## alu_add
module alu_add (
    input   logic           clk_i,
    input   logic           rst_i,
    input   logic [36:0]    left_i,      
    input   logic [36:0]    right_i,     
    output  logic           in_ready_o,
    input   logic           in_valid_i,
    output  logic [36:0]    result_o,    
    input   logic           out_ready_i,
    output  logic           out_valid_o
);
For scale: roughly 120 I/O pins.
Settings: LEC_CHECK=0, CAP_MARGIN=35, CORE_MARGIN=7, CORE_UTILIZATION=44, CTS_CLUSTER_DIAMETER=379, CTS_CLUSTER_SIZE=98, MAX_ROUTING_LAYER=met5, PLACE_DENSITY_LB_ADDON=0.05, SETUP_SLACK_MARGIN=1.28, SLEW_MARGIN=15, TNS_END_PERCENT=15; clock period 6.2 ns.
run.sh (not shown) runs the stock make flow with config.mk's settings and CLKGATE_MAP_FILE=.
The starting point completed without violations.
Edit:
Settings changed: CORE_MARGIN 7 to 2, CORE_UTILIZATION 44 to 72, CTS_CLUSTER_DIAMETER 379 to default, CTS_CLUSTER_SIZE 98 to 31, PLACE_DENSITY from default to 0.84, PLACE_DENSITY_LB_ADDON 0.05 to default, SETUP_SLACK_MARGIN 1.28 to default, TNS_END_PERCENT 15 to 45.
Clock period 6.2 ns to 3.96 ns, I/O delays scaled along.
=> With this change the flow reached the layout checks and failed them: setup timing; total power rose by 86%; utilization rises by 37 points; design area goes up by 2.9%; clock-buffer cell count grows by 1; die size shrinks by 46%; non-clock buffer count goes up by 35; global-route usage increases by 26 points; critical path depth stays the same; worst setup slack degrades by 2.2 ns; synthesized cell count does not change.
Edit:
Settings changed: CORE_UTILIZATION 72 to 65, CTS_CLUSTER_SIZE 31 to default, PLACE_DENSITY 0.84 to default.
What happened:
- Now the flow passed the timing, design-rule and antenna checks
- worst hold slack is about the same
- total power decreases by 8.6%
- routed wire length shrinks by 31%
- core utilization goes down by 8.9 points
- via count came out lower by about 17%
- first-iteration DRC count falls by about 60%
- clock power goes down by about 3%
- fmax climbs by about 11%
- final area came out lower by about 0.45%
Edit:
Settings changed: CORE_UTILIZATION 65 to 68, CTS_CLUSTER_DIAMETER from default to 331, CTS_CLUSTER_SIZE from default to 98, PLACE_DENSITY_LB_ADDON from default to 0.05, SETUP_SLACK_MARGIN from default to 0.76.
Clock period 3.96 ns to 6.2 ns, I/O delays scaled along.
=> The new run finished clean; routed wire length falls by 0.41%; setup slack improved by 1.5 ns; sequential share of layout area grows by 0.81 points; critical path depth is unchanged; core utilization is higher by 0.56 points; global-route usage goes up by 2.9 points; final cell count went down by 2.6%.

========
Setup of juniper:
Starting RTL as in the previous note.
==> flow/config.mk <==
export PLATFORM = sky130hd
export DESIGN_NAME = alu_add
export DESIGN_NICKNAME = alu_add
export VERILOG_FILES = /design/flow/design.v
export SDC_FILE = /design/flow/constraint.sdc
export NUM_CORES = 4
export LEC_CHECK = 0
export ABC_AREA = 1
export CAP_MARGIN = 20
export CORE_ASPECT_RATIO = 0.5
export CORE_MARGIN = 2
export CORE_UTILIZATION = 72
export CTS_CLUSTER_DIAMETER = 400
export CTS_CLUSTER_SIZE = 100
export PLACE_DENSITY = 0.4
export SETUP_SLACK_MARGIN = -0.5
export SLEW_MARGIN = 20
export TNS_END_PERCENT = 100
==> flow/constraint.sdc <==
create_clock -name core_clock -period 5.01 [get_ports {clk_i}]
set_input_delay 1.0020 -clock core_clock [delete_from_list [all_inputs] [get_ports {clk_i}]]
set_output_delay 1.0020 -clock core_clock [all_outputs]
set_load 0.01 [all_outputs]
juniper: done, clean on timing, DRC and antenna
Changes in sierra relative to juniper:
# juniper
export LEC_CHECK = 0
export ABC_AREA = 1
export CAP_MARGIN = 20
export CORE_ASPECT_RATIO = 0.5
export CORE_MARGIN = 2
export CORE_UTILIZATION = 72
export CTS_CLUSTER_DIAMETER = 400
export CTS_CLUSTER_SIZE = 100
export PLACE_DENSITY = 0.4
export SETUP_SLACK_MARGIN = -0.5
export SLEW_MARGIN = 20
export TNS_END_PERCENT = 100
create_clock -name core_clock -period 5.01 [get_ports {clk_i}]
# sierra
export LEC_CHECK = 0
export ABC_AREA = 1
export CAP_MARGIN = 20
export CORE_ASPECT_RATIO = 0.5
export CORE_MARGIN = 2
export CORE_UTILIZATION = 72
export CTS_CLUSTER_DIAMETER = 400
export CTS_CLUSTER_SIZE = 100
export PLACE_DENSITY = 0.4
export SETUP_SLACK_MARGIN = 0.74
export SLEW_MARGIN = 20
export TNS_END_PERCENT = 5
create_clock -name core_clock -period 5.01 [get_ports {clk_i}]
==> results <==
sierra finished every step from synthesis to the final layout, and the layout passed the timing, design-rule and antenna checks.
sierra ended up with a higher static leakage power than juniper did.
The run showing the smaller clock network fraction of total power is sierra.
Number of buffers inserted to repair setup after CTS on sierra is up relative to juniper.
The combinational group share of total power of sierra exceeds that of juniper by 3.5 points.
Modified inputs, maple compared to sierra
# sierra
export LEC_CHECK = 0
export ABC_AREA = 1
export CAP_MARGIN = 20
export CORE_ASPECT_RATIO = 0.5
export CORE_MARGIN = 2
export CORE_UTILIZATION = 72
export CTS_CLUSTER_DIAMETER = 400
export CTS_CLUSTER_SIZE = 100
export PLACE_DENSITY = 0.4
export SETUP_SLACK_MARGIN = 0.74
export SLEW_MARGIN = 20
export TNS_END_PERCENT = 5
create_clock -name core_clock -period 5.01 [get_ports {clk_i}]
# maple
export LEC_CHECK = 0
export CAP_MARGIN = 20
export CORE_MARGIN = 2
export CORE_UTILIZATION = 68
export CTS_CLUSTER_SIZE = 34
export SLEW_MARGIN = 20
create_clock -name core_clock -period 4.28 [get_ports {clk_i}]
### Flow results
For wire length, dividing the value from maple by the value from sierra gives 0.76. maple ended up with sky130_fd_sc_hd__mux4_2 as its cell with the largest stage delay on the worst path; sierra ended up with sky130_fd_sc_hd__nor2_1. The run showing the greater leakage dissipation is sierra. Share of total power in sequential cells is higher on maple. NOTE count of fill cells added during filler insertion sierra->maple increased by more than a quarter. Diff sierra -> maple: number of resized instances in the post-cts repair step now sits lower, non-filler instance count after layout now sits lower, proportion of synthesized flip-flops having asynchronous set or reset now sits at about the same level, routability-driven placement congestion ratio now sits lower, count of unresolved DRC violations after routing now sits at about the same level. Measured against each other, sierra and maple differ in minimum period implied by the final worst setup slack, the lower figure coming from maple. Min combinational power across sierra and maple: maple.
Modified inputs, yarrow compared to maple
# maple
export LEC_CHECK = 0
export CAP_MARGIN = 20
export CORE_MARGIN = 2
export CORE_UTILIZATION = 68
export CTS_CLUSTER_SIZE = 34
export SLEW_MARGIN = 20
create_clock -name core_clock -period 4.28 [get_ports {clk_i}]
# yarrow
export LEC_CHECK = 0
export CAP_MARGIN = 15
export CORE_MARGIN = 2
export CORE_UTILIZATION = 70
export CTS_CLUSTER_SIZE = 34
export SLEW_MARGIN = 20
create_clock -name core_clock -period 3.47 [get_ports {clk_i}]
- Among yarrow and maple, a clean, completed layout was produced by maple alone.
- No final results exist for yarrow, since it was stopped by error DPL-0033 during clock tree synthesis (4_1_cts).
- X dimension of the die, yarrow vs maple: down slightly
- Synthesized cell count: maple vs yarrow, no meaningful difference
- Looking at yarrow and maple, the share of cell area taken by muxes after synthesis is a wash.
- yarrow against maple; placed cell count is up by a little under 10%.
- Summary of yarrow over maple: routability congestion estimate saw an increase; final HPWL from detailed placement went up 4900 um.
- In the tables for yarrow and maple, cell area after placement reads higher with yarrow.
- Going from maple to yarrow, the die area was found to have gone down by about 2.8%.
- Effective utilization at floorplan for yarrow: 2.9 points up relative to maple
- On net count after synthesis, yarrow and maple are basically level.
- Re number of standard-cell rows in the floorplan: yarrow is 1 down on maple.
> inputs changed (yarrow -> pepper)
# yarrow
export LEC_CHECK = 0
export CAP_MARGIN = 15
export CORE_MARGIN = 2
export CORE_UTILIZATION = 70
export CTS_CLUSTER_SIZE = 34
export SLEW_MARGIN = 20
create_clock -name core_clock -period 3.47 [get_ports {clk_i}]
# pepper
export LEC_CHECK = 0
export ABC_AREA = 1
export CAP_MARGIN = 20
export CORE_MARGIN = 2
export CORE_UTILIZATION = 68
export SLEW_MARGIN = 20
create_clock -name core_clock -period 4.73 [get_ports {clk_i}]
- yarrow and pepper: one clean run, pepper; the rest did not finish clean.
- From pepper to yarrow, count of port buffers added during placement did not move at all.
- Cmp pepper vs yarrow: average instance area after synthesis lower in pepper
- Die: pepper bigger than yarrow
- The run showing the greater net count of the mapped netlist is pepper.
- Between yarrow and pepper, area of the mapped netlist increased.
- Synthesized instance count up 33% in pepper wrt yarrow
What cedar does differently from pepper at the input level:
# pepper
export LEC_CHECK = 0
export ABC_AREA = 1
export CAP_MARGIN = 20
export CORE_MARGIN = 2
export CORE_UTILIZATION = 68
export SLEW_MARGIN = 20
create_clock -name core_clock -period 4.73 [get_ports {clk_i}]
# cedar
export LEC_CHECK = 0
export CAP_MARGIN = 20
export CORE_MARGIN = 2
export CORE_UTILIZATION = 40
export SLEW_MARGIN = 20
create_clock -name core_clock -period 10.0 [get_ports {clk_i}]
Compared to pepper, cedar has post-detailed-route via-to-cell ratio 0.32 lower.
Critical path depth is higher on pepper
cedar: worst setup slack is 4.96 ns higher than what pepper reported.
Number of library cell types mapped by synthesis, cedar and pepper: lower on pepper
Compared with pepper, in cedar pin count of the biggest net entering global routing increased 6, hold slack decreased 0.0054 ns, count of clock-buffer cells in the layout increased 4, number of storage elements in the synthesis netlist essentially unchanged, total number of tap cells increased 103.
cedar was carried through to the last stage, and its layout satisfied the timing, design-rule and antenna checks.
Diff pepper -> cedar: global routing usage on met1 fell 19 points; total cell area reported by yosys after synthesis has decreased.
Of the two values seen for first element of the critical path, counter_q[0]$_SDFFE_PP0P_ was produced by cedar and counter_q[1]$_SDFFE_PP0P_ by pepper.
Power is estimated from default activity; no workload was simulated.
